v40:
Design axi_s_to_fifos, start of the top module:
module axi_s_to_fifos #(
    parameter integer FIFO_DEPTH = 32,
    parameter integer C_DATA_WIDTH = 32
)(
    input  logic                     clk,
    input  logic                     nrst,
    input  logic [31:0]  awaddr,
    input  logic [3:0]               awprot,
    input  logic                     awvalid,
    output logic                     awready,
    input  logic [C_DATA_WIDTH-1:0]  wdata,
    input  logic [C_DATA_WIDTH/8-1:0] wstrb,
    input  logic                     wvalid,
    output logic                     wready,
    output logic [1:0]               bresp,
    output logic                     bvalid,
    input  logic                     bready,
    input  logic [31:0]  araddr,
    input  logic [3:0]               arprot,
    input  logic                     arvalid,
    output logic                     arready,
    output logic [C_DATA_WIDTH-1:0]  rdata,
    output logic [1:0]               rresp,
    output logic                     rvalid,
    input  logic                     rready,
    input logic [C_DATA_WIDTH-1:0]  fifo_wdata,
    output logic                    fifo_full,
    output logic                    fifo_almost_full,
  ...
For scale: roughly 230 I/O pins, roughly 0.099 sq mm of cells after synthesis.
make LEC_CHECK=0 CAP_MARGIN=20 CORE_MARGIN=2 CORE_UTILIZATION=66 SLEW_MARGIN=20 finish   # period 4.03 ns
run.sh (not shown) runs the stock make flow with config.mk's settings and CLKGATE_MAP_FILE=.
Finished, but not clean: v40, with setup timing.
[inputs] v44 vs v40
- a change of CORE_UTILIZATION from 66 to 45
- a change of the clock period (ns, I/O delays scaled along) from 4.03 to 3.46
Findings:
Not one of v44 and v40 finished clean.
Source-to-sink clock delay at the later pin of the worst-skew pair ended up 0.02 ns higher on v44 than on v40.
v44 ended with less pin slew with the least headroom to its limit than v40.
From v40 to v44 the numbers moved as follows: number of fill cells in the layout picked up an extra 99%, multi-input gate share of the layout cell area lost 0.97 points.
diff inputs: v44 => v37
- an added CTS_CLUSTER_SIZE of 28
- a change of CORE_UTILIZATION from 45 to 53
- an added HOLD_SLACK_MARGIN of 0.14
- an added ABC_AREA of 1
- an added CORE_ASPECT_RATIO of 1.33
- a change of the clock period (ns, I/O delays scaled along) from 3.46 to 8.0
### Flow results
Comparing v44 and v37, the higher number of standard cells after synthesis was measured on v37. Fraction of area in clock buffers and inverters, v44 and v37: smaller value in v44. v37: all stages complete, timing, DRC and antenna checks passed. In the reports for v44 and v37, the larger share of synthesized cell area in and, or, nand and nor gates belongs to v37. Logic depth of the worst path, buffers included | v37 below v44. Compared with v44, in v37 wire length on met3 went down by about 30%, share of the final layout cell area in sequential cells went up by 3.1 points.
The following lists how v8 was set up differently from v37:
- removing HOLD_SLACK_MARGIN (formerly 0.14)
- removing CORE_ASPECT_RATIO (formerly 1.33)
- removing CTS_CLUSTER_SIZE (formerly 28)
- changing CORE_UTILIZATION from 53 to 40
- removing ABC_AREA (formerly 1)
==> results <==
- v37 has a higher count of vias placed by the detailed router than v8.
- Summary: with v37 as the reference, count of multi-input gates in v8 moved down by more than a quarter.
- Going from v37 to v8, post-placement setup slack increased by 0.21 ns relative to the old numbers; final count of hold timing violations closely matched the old numbers; global-route wire length before repair decreased by 6.4 mm relative to the old numbers; combinational group share of total power decreased by 4.7 points relative to the old numbers.
- Compare v37 and v8 | number of stages on the worst setup path lower: v8
What v32 does differently from v8 at the input level:
- swapping 40 for 24 in CORE_UTILIZATION
- swapping 8.0 for 10.4 in the clock period (ns, I/O delays scaled along)
Results
v8 -> v32: number of standard cells after synthesis delta 0, exact match
[compare] base=v8 new=v32: total detailed-routing wirelength shows an increase of 2.8%; via count increased by 0.68% relative to the old numbers; worst hold slack went down.
Summary of the comparison: design area is higher in v32, relative to v8.
diff inputs: v32 => v58
- CORE_UTILIZATION: 24 -> 40
- the clock period (ns, I/O delays scaled along): 10.4 -> 7.26
Results
- On post-CTS clock slew at the launch and capture registers of the worst setup and hold paths, v58 and v32 are neck and neck.
- v32 -> v58: max capacitance violation total delta 0, exact match
- The higher clock share of power of v58 and v32 is in v32.
- When v58 is measured against v32, its worst setup slack after layout turns out 2.14 ns lower.


axi_s_to_fifos again, from the RTL that the note above started with.
export LEC_CHECK = 0
export ABC_AREA = 0
export CAP_MARGIN = 40
export CELL_PAD_IN_SITES_GLOBAL_PLACEMENT = 0
export CORE_MARGIN = 2
export CORE_UTILIZATION = 70
export CTS_CLUSTER_DIAMETER = 330
export HOLD_SLACK_MARGIN = 0.29
export PLACE_DENSITY = 0.8
export SLEW_MARGIN = 20
export TNS_END_PERCENT = 5
create_clock -name core_clock -period 5.14 [get_ports {clk}]
The first run finished but failed the layout checks on setup timing.
Then changed:
Settings changed: ABC_AREA 0 to default, CAP_MARGIN 40 to 20, CELL_PAD_IN_SITES_GLOBAL_PLACEMENT 0 to default, CORE_UTILIZATION 70 to 71, CTS_CLUSTER_DIAMETER 330 to default, HOLD_SLACK_MARGIN 0.29 to default, MAX_ROUTING_LAYER from default to met4, PLACE_DENSITY 0.8 to default, TNS_END_PERCENT 5 to default.
Clock period 5.14 ns to 6.4 ns, I/O delays scaled along.
The new run completed and failed the layout checks on setup timing.
Critical path depth is lower by 3.
Routed wire length decreases slightly.
Setup slack improved by 0.11 ns.
First-iteration DRC count decreases by a few percent.
Then changed:
Settings changed: CORE_UTILIZATION 71 to 72, CTS_CLUSTER_SIZE from default to 14, MAX_ROUTING_LAYER met4 to default.
Clock period 6.4 ns to 4.03 ns, I/O delays scaled along.
The changed run finished but fails on setup timing; die size shrinks by 1.4%; worst setup slack gets worse by 0.60 ns; synthesized cell count does not change; cell area grows by 4.5%; total power grows by 65%; non-clock buffer count grows by 320; area after synthesis stays the same; flip-flop count does not change; first-iteration DRC count grows by 8.0%.
Then changed:
Settings changed: CAP_MARGIN 20 to 35, CORE_ASPECT_RATIO from default to 0.71, CTS_CLUSTER_SIZE 14 to 88, PLACE_DENSITY_LB_ADDON from default to 0.04, SETUP_SLACK_MARGIN from default to 1.15, TNS_END_PERCENT from default to 65.
Outcome: The new run finished with setup timing left; synthesized cell count is unchanged; final area rose by 2.4%; sequential share of layout area fell by 1.1 points; combinational power rose by about 10%; maximum frequency rose by 6.5%; final cell count rose by 1.7%; clock power fell by about 9%.


axi_s_to_fifos again, from the RTL that the note above started with.
// axi_s_to_fifos
module axi_s_to_fifos #(
    parameter integer FIFO_DEPTH = 32,
    parameter integer C_DATA_WIDTH = 32
)(
    input  logic                     clk,
    input  logic                     nrst,
    input  logic [31:0]  awaddr,
    input  logic [3:0]               awprot,
    input  logic                     awvalid,
    output logic                     awready,
    input  logic [C_DATA_WIDTH-1:0]  wdata,
    input  logic [C_DATA_WIDTH/8-1:0] wstrb,
    input  logic                     wvalid,
    output logic                     wready,
    output logic [1:0]               bresp,
    output logic                     bvalid,
    input  logic                     bready,
    input  logic [31:0]  araddr,
    input  logic [3:0]               arprot,
    input  logic                     arvalid,
    output logic                     arready,
    output logic [C_DATA_WIDTH-1:0]  rdata,
    output logic [1:0]               rresp,
    output logic                     rvalid,
    input  logic                     rready,
    input logic [C_DATA_WIDTH-1:0]  fifo_wdata,
    output logic                    fifo_full,
    output logic                    fifo_almost_full,
    input logic                     fifo_wena,
    output logic [C_DATA_WIDTH-1:0] fifo_rdata,
    output logic                    fifo_empty,
    output logic                    fifo_almost_empty,
    input logic                     fifo_rena
);
==> flow/config.mk <==
export PLATFORM = sky130hd
export DESIGN_NAME = axi_s_to_fifos
export DESIGN_NICKNAME = axi_s_to_fifos
export VERILOG_FILES = /design/flow/design.v
export SDC_FILE = /design/flow/constraint.sdc
export NUM_CORES = 4
export LEC_CHECK = 0
export CAP_MARGIN = 15
export CELL_PAD_IN_SITES_GLOBAL_PLACEMENT = 0
export CORE_ASPECT_RATIO = 0.72
export CORE_MARGIN = 2
export CORE_UTILIZATION = 72
export CTS_CLUSTER_DIAMETER = 344
export CTS_CLUSTER_SIZE = 15
export PLACE_DENSITY_LB_ADDON = 0.04
export SETUP_SLACK_MARGIN = 0.48
export SLEW_MARGIN = 20
export TNS_END_PERCENT = 75
==> flow/constraint.sdc <==
create_clock -name core_clock -period 4.03 [get_ports {clk}]
set_input_delay 0.8060 -clock core_clock [delete_from_list [all_inputs] [get_ports {clk}]]
set_output_delay 0.8060 -clock core_clock [all_outputs]
set_load 0.01 [all_outputs]
The first run finished but fails on setup timing.
Change:
- CAP_MARGIN: 15 -> 20
- CORE_ASPECT_RATIO: 0.72 -> default
- CORE_UTILIZATION: 72 -> 18
- CTS_CLUSTER_DIAMETER: 344 -> default
- CTS_CLUSTER_SIZE: 15 -> default
- PLACE_DENSITY_LB_ADDON: 0.04 -> 0.0
- SETUP_SLACK_MARGIN: 0.48 -> default
- TNS_END_PERCENT: 75 -> default
- clock period: 4.03 -> 10.2 ns (I/O delays scaled with it)
Result:
- Now the flow completed with no timing, DRC or antenna violations
- sequential power went down by well over a third
- setup slack gains 2600 ps
- final area climbs by a few percent
- clock power decreases by a quarter to a third
- power falls by well over a third
- cell count climbs by well over a third
- core utilization shrinks by 62 points
- non-clock buffer count fell by 311
- flip-flop count stays the same
- hold slack is about the same
Change:
- ABC_AREA: default -> 1
- CORE_UTILIZATION: 18 -> 70
- CTS_CLUSTER_DIAMETER: default -> 330
- HOLD_SLACK_MARGIN: default -> 0.29
- TNS_END_PERCENT: default -> 5
- clock period: 10.2 -> 5.14 ns (I/O delays scaled with it)
Outcome:
- The new run completed, yet does not pass: setup timing
- final area falls by a little under a tenth
- sequential power increases by well over a third
- worst hold slack got worse by 18 ps
- wire length fell by well over a third
- core utilization increases by 56 points
- final cell count came out lower by a few percent
- synthesized cell count is higher by well over a third
- total power grows by well over a third
Change:
- ABC_AREA: 1 -> default
- CORE_UTILIZATION: 70 -> 72
- CTS_CLUSTER_DIAMETER: 330 -> default
- HOLD_SLACK_MARGIN: 0.29 -> default
- PLACE_DENSITY: default -> 0.65
- PLACE_DENSITY_LB_ADDON: 0.0 -> default
- SETUP_SLACK_MARGIN: default -> 0.76
- TNS_END_PERCENT: 5 -> default
- clock period: 5.14 -> 4.03 ns (I/O delays scaled with it)
After rerunning: The new run completed and failed the layout checks on setup timing. Final area grows by 3.5%. Setup slack got worse by 450 ps. Synthesized cell count shrinks by about 43%. Global-route usage grows by 7.4 points.


Setup of nickel:
Starting RTL as in the previous note.
// axi_s_to_fifos
module axi_s_to_fifos #(
    parameter integer FIFO_DEPTH = 32,
    parameter integer C_DATA_WIDTH = 32
)(
    input  logic                     clk,
    input  logic                     nrst,
    input  logic [31:0]  awaddr,
    input  logic [3:0]               awprot,
    input  logic                     awvalid,
    output logic                     awready,
    input  logic [C_DATA_WIDTH-1:0]  wdata,
    input  logic [C_DATA_WIDTH/8-1:0] wstrb,
    input  logic                     wvalid,
    output logic                     wready,
    output logic [1:0]               bresp,
    output logic                     bvalid,
    input  logic                     bready,
    input  logic [31:0]  araddr,
    input  logic [3:0]               arprot,
    input  logic                     arvalid,
    output logic                     arready,
    output logic [C_DATA_WIDTH-1:0]  rdata,
    output logic [1:0]               rresp,
    output logic                     rvalid,
    input  logic                     rready,
    input logic [C_DATA_WIDTH-1:0]  fifo_wdata,
    output logic                    fifo_full,
    output logic                    fifo_almost_full,
    input logic                     fifo_wena,
    output logic [C_DATA_WIDTH-1:0] fifo_rdata,
    output logic                    fifo_empty,
    output logic                    fifo_almost_empty,
    input logic                     fifo_rena
);
Settings: LEC_CHECK=0, CAP_MARGIN=20, CORE_MARGIN=2, CORE_UTILIZATION=40, SETUP_SLACK_MARGIN=0.94, SLEW_MARGIN=20; clock period 7.26 ns.
The inputs of raven differ from those of nickel as listed below.
Settings: SETUP_SLACK_MARGIN: 0.94 -> unset; CTS_CLUSTER_SIZE: unset -> 25; CORE_UTILIZATION: 40 -> 53; ABC_AREA: unset -> 1; CORE_ASPECT_RATIO: unset -> 1.33; the clock period (ns, I/O delays scaled along): 7.26 -> 8.0.
--- outcome ---
raven: full flow OK, the timing, DRC and antenna checks passed
Delta (raven minus nickel): utilization increased 13 points, cts-stage hold buffer count essentially unchanged.
Sort raven and nickel by routed length on met1, descending, and nickel comes first.
Cell total in the yosys stat output was lower in the run labelled nickel.
Going from nickel to raven, the sequential fraction of total cell area was found to have gone up by 0.29 points.
nickel ended up with met5 as its top routing layer in use; raven ended up with met4.


== try-indigo ==
The RTL this note starts from:
==> flow/design.v <==
module axi_s_to_fifos #(
    parameter integer FIFO_DEPTH = 32,
    parameter integer C_DATA_WIDTH = 32
)(
    input  logic                     clk,
    input  logic                     nrst,
    input  logic [31:0]  awaddr,
    input  logic [3:0]               awprot,
    input  logic                     awvalid,
    output logic                     awready,
    input  logic [C_DATA_WIDTH-1:0]  wdata,
    input  logic [C_DATA_WIDTH/8-1:0] wstrb,
    input  logic                     wvalid,
    output logic                     wready,
    output logic [1:0]               bresp,
    output logic                     bvalid,
    input  logic                     bready,
    input  logic [31:0]  araddr,
    input  logic [3:0]               arprot,
    input  logic                     arvalid,
    output logic                     arready,
    output logic [C_DATA_WIDTH-1:0]  rdata,
    output logic [1:0]               rresp,
    output logic                     rvalid,
    input  logic                     rready,
    input logic [C_DATA_WIDTH-1:0]  fifo_wdata,
    output logic                    fifo_full,
    output logic                    fifo_almost_full,
    input logic                     fifo_wena,
    output logic [C_DATA_WIDTH-1:0] fifo_rdata,
    output logic                    fifo_empty,
    output logic                    fifo_almost_empty,
    input logic                     fifo_rena
);
    localparam ADDR_STATUS  = 0;
    localparam ADDR_WRITE   = 1;
    localparam ADDR_READ    = 2;
    localparam BYTES        = C_DATA_WIDTH/8;
    localparam ADDR_LSB     = $clog2(BYTES); 
    logic [C_DATA_WIDTH-1:0]    reg_write   [0:FIFO_DEPTH-1];
    logic [C_DATA_WIDTH-1:0]    reg_read    [0:FIFO_DEPTH-1];
    logic [31:0]                araddr_reg;
    logic [31:0]                awaddr_reg;
    logic [C_DATA_WIDTH-1:0]    wdata_reg;
    logic full2;
    logic almost_full2;
    logic empty2;
    logic almost_empty2;
    logic full1;
    logic almost_full1;
    logic empty1;
    logic almost_empty1;
    logic wrote_axi;
    logic rd_pop;
    logic push_fifo1;
    logic pop_fifo1;
    logic push_fifo2;
    logic pop_fifo2;
    localparam int INDEX_W = $clog2(FIFO_DEPTH);
    logic [INDEX_W-1:0] write_index_axi, read_index_axi;
    logic [INDEX_W-1:0] write_index_fifo, read_index_fifo;
    logic [INDEX_W:0]   size_fifo1, size_fifo2;
    typedef enum logic {
        IDLE_READ,
        READ_DATA
    } state_read;
    state_read state_r;
    always_ff @(posedge clk or negedge nrst) begin
        if (!nrst) begin
            arready             <= 0;
            araddr_reg          <= 0;
            rdata               <= 0;
            rresp               <= 0;
            rvalid              <= 0;
            state_r             <= IDLE_READ;
            read_index_axi      <= 0;
            rd_pop              <= 0;
        end else begin
            case (state_r)
                IDLE_READ: begin
                    arready     <= 1;
                    if (arvalid && arready) begin
                        araddr_reg  <= araddr;
                        state_r     <= READ_DATA;
                        arready <= 0;
                    end
                end
                READ_DATA: begin
                    if (!rvalid) begin
                        rvalid  <= 1;
                        rresp   <= 0;
                        rd_pop  <= (araddr_reg[31:ADDR_LSB] == ADDR_READ) && !empty1;
                        if (araddr_reg[31:ADDR_LSB] == ADDR_STATUS) begin
                            rdata   <= {28'b0,
                                        full2,
                                        almost_full2,
                                        empty1,
                                        almost_empty1};
                        end else if (araddr_reg[31:ADDR_LSB] == ADDR_READ && !empty1) begin
                            rdata   <= reg_read[read_index_axi];
                        end else begin
                            rdata   <= 0;
                        end
                    end else if (rready) begin
                        if (rd_pop) begin
                            read_index_axi <= read_index_axi + 1;
                            if (read_index_axi == FIFO_DEPTH - 1) begin
                                read_index_axi <= 0;
                            end
                        end
                        rvalid  <= 0;
                        state_r <= IDLE_READ;
                    end
                end
                default: begin
                    state_r <= IDLE_READ;
                end
            endcase
        end
    end
    always_ff @(posedge clk or negedge nrst) begin
        if (!nrst) begin
            for (int i = 0; i < FIFO_DEPTH; i++) begin
                reg_read[i]     <= '0;
            end
            write_index_fifo    <= 0;
        end else begin
            if (fifo_wena && !full1) begin
                reg_read[write_index_fifo] <= fifo_wdata;
                write_index_fifo <= write_index_fifo + 1;
                if (write_index_fifo == FIFO_DEPTH - 1) begin
                    write_index_fifo <= 0;
                end
            end
        end
    end
    always_comb begin
        push_fifo1 = (fifo_wena && !full1);
        pop_fifo1 = rd_pop && (state_r == READ_DATA) && (rready && rvalid);
    end
    always_ff @(posedge clk or negedge nrst) begin
        if (!nrst) begin
            size_fifo1 <= FIFO_DEPTH;
        end else begin
            size_fifo1 <= size_fifo1 + pop_fifo1 - push_fifo1;
        end
    end
    typedef enum logic [1:0] {
        IDLE_WRITE,
        HAVE_AW,
        HAVE_W,
        RESP
    } state_write;
    state_write state_w;
    always_ff @(posedge clk or negedge nrst) begin
        if (!nrst) begin
            awready         <= 0;
            wready          <= 0;
            bvalid          <= 0;
            bresp           <= 0;
            awaddr_reg      <= 0;
            wdata_reg       <= 0;
            wrote_axi       <= 0;
            write_index_axi <= 0;
            state_w         <= IDLE_WRITE;
            for (int i = 0; i < FIFO_DEPTH; i++) begin
                reg_write[i] <= '0;
            end
        end else begin
            case (state_w)
                IDLE_WRITE: begin
                    awready <= 1;
                    wready  <= 1;
                    wrote_axi   <= 0;
                    if ((wvalid && wready) && (awvalid && awready)) begin
                        wdata_reg   <= wdata;
                        awaddr_reg  <= awaddr;
                        wready      <= 0;
                        awready     <= 0;
                        state_w     <= RESP;
                    end else if (awvalid && awready) begin
                        awaddr_reg  <= awaddr;
                        awready     <= 0;
                        state_w     <= HAVE_AW;
                    end else if (wvalid && wready) begin
                        wdata_reg   <= wdata;
                        wready      <= 0;
                        state_w     <= HAVE_W;
                    end
                end
                HAVE_AW: begin
                    wready  <= 1;
                    if (wvalid && wready) begin
                        wdata_reg   <= wdata;
                        wready      <= 0;
                        state_w     <= RESP;
                    end
                end
                HAVE_W: begin
                    awready <= 1;
                    if (awvalid && awready) begin
                        awaddr_reg  <= awaddr;
                        awready     <= 0;
                        state_w     <= RESP;
                    end
                end
                RESP: begin
                    if (awaddr_reg[31:ADDR_LSB] == ADDR_WRITE && !wrote_axi && !full2) begin
                        reg_write[write_index_axi] <= wdata_reg;
                        write_index_axi <= write_index_axi + 1;
                        if (write_index_axi == FIFO_DEPTH - 1) begin
                            write_index_axi <= 0;
                        end
                        wrote_axi <= 1;
                    end
                    bvalid  <= 1;
                    bresp   <= 0;
                    if (bready && bvalid) begin
                        bvalid  <= 0;
                        state_w <= IDLE_WRITE;
                    end
                end
                default: begin
                    state_w <= IDLE_WRITE;
                end
            endcase
        end
    end
    always_ff @(posedge clk or negedge nrst) begin
        if (!nrst) begin
            read_index_fifo <= 0;
        end else begin
            if (fifo_rena && !empty2) begin
                read_index_fifo <= read_index_fifo + 1;
                if (read_index_fifo == FIFO_DEPTH - 1) begin
                    read_index_fifo <= 0;
                end
            end
        end
    end
    always_comb begin
        pop_fifo2 = (fifo_rena && !empty2);
        push_fifo2 = (awaddr_reg[31:ADDR_LSB] == ADDR_WRITE && !wrote_axi && !full2) && (state_w == RESP);
    end
    always_ff @(posedge clk or negedge nrst) begin
        if (!nrst) begin
            size_fifo2 <= FIFO_DEPTH;
        end else begin
            size_fifo2 <= size_fifo2 + pop_fifo2 - push_fifo2;
        end
    end
    always_comb fifo_rdata = reg_write[read_index_fifo];
    always_comb begin
        empty2        = size_fifo2 == FIFO_DEPTH;
        almost_empty2 = size_fifo2 == (FIFO_DEPTH - 1);
        full2         = size_fifo2 == 0;
        almost_full2  = size_fifo2 == 1;
        empty1         = size_fifo1 == FIFO_DEPTH;
        almost_empty1  = size_fifo1 == (FIFO_DEPTH - 1);
        full1          = size_fifo1 == 0;
        almost_full1   = size_fifo1 == 1;
        fifo_full           = full1;
        fifo_almost_full    = almost_full1;
        fifo_empty          = empty2;
        fifo_almost_empty   = almost_empty2;
    end
endmodule
clock: 4.12 ns
lec_check: 0
cap_margin: 20
cell_pad_in_sites_global_placement: 0
core_margin: 2
core_utilization: 61
place_density_lb_addon: 0.0
slew_margin: 20
Completing all stages was not enough for try-indigo: its layout failed the final checks because of setup timing.
## Diff of input files: try-quartz against try-indigo
Settings: HOLD_SLACK_MARGIN now -0.04, previously not set; CORE_MARGIN now 3, was 2; CTS_CLUSTER_SIZE now 98, previously not set; ABC_AREA now 1, previously not set; CORE_UTILIZATION now 18, was 61; the clock period (ns, I/O delays scaled along) now 10.2, was 4.12.
[summary]
No stage failed in try-quartz, and the final checks on the layout all came back clean.
Any difference in adder-cell share of the synthesized area between try-indigo and try-quartz is small enough to ignore.
Between try-indigo and try-quartz, the number of buffers on the longest clock path is higher for try-quartz.
Compared with try-indigo, in try-quartz mean post-synth cell area now sits lower, worst setup slack after layout now sits higher.
Power figures rest on the tool's default switching activity, not on a simulated workload.
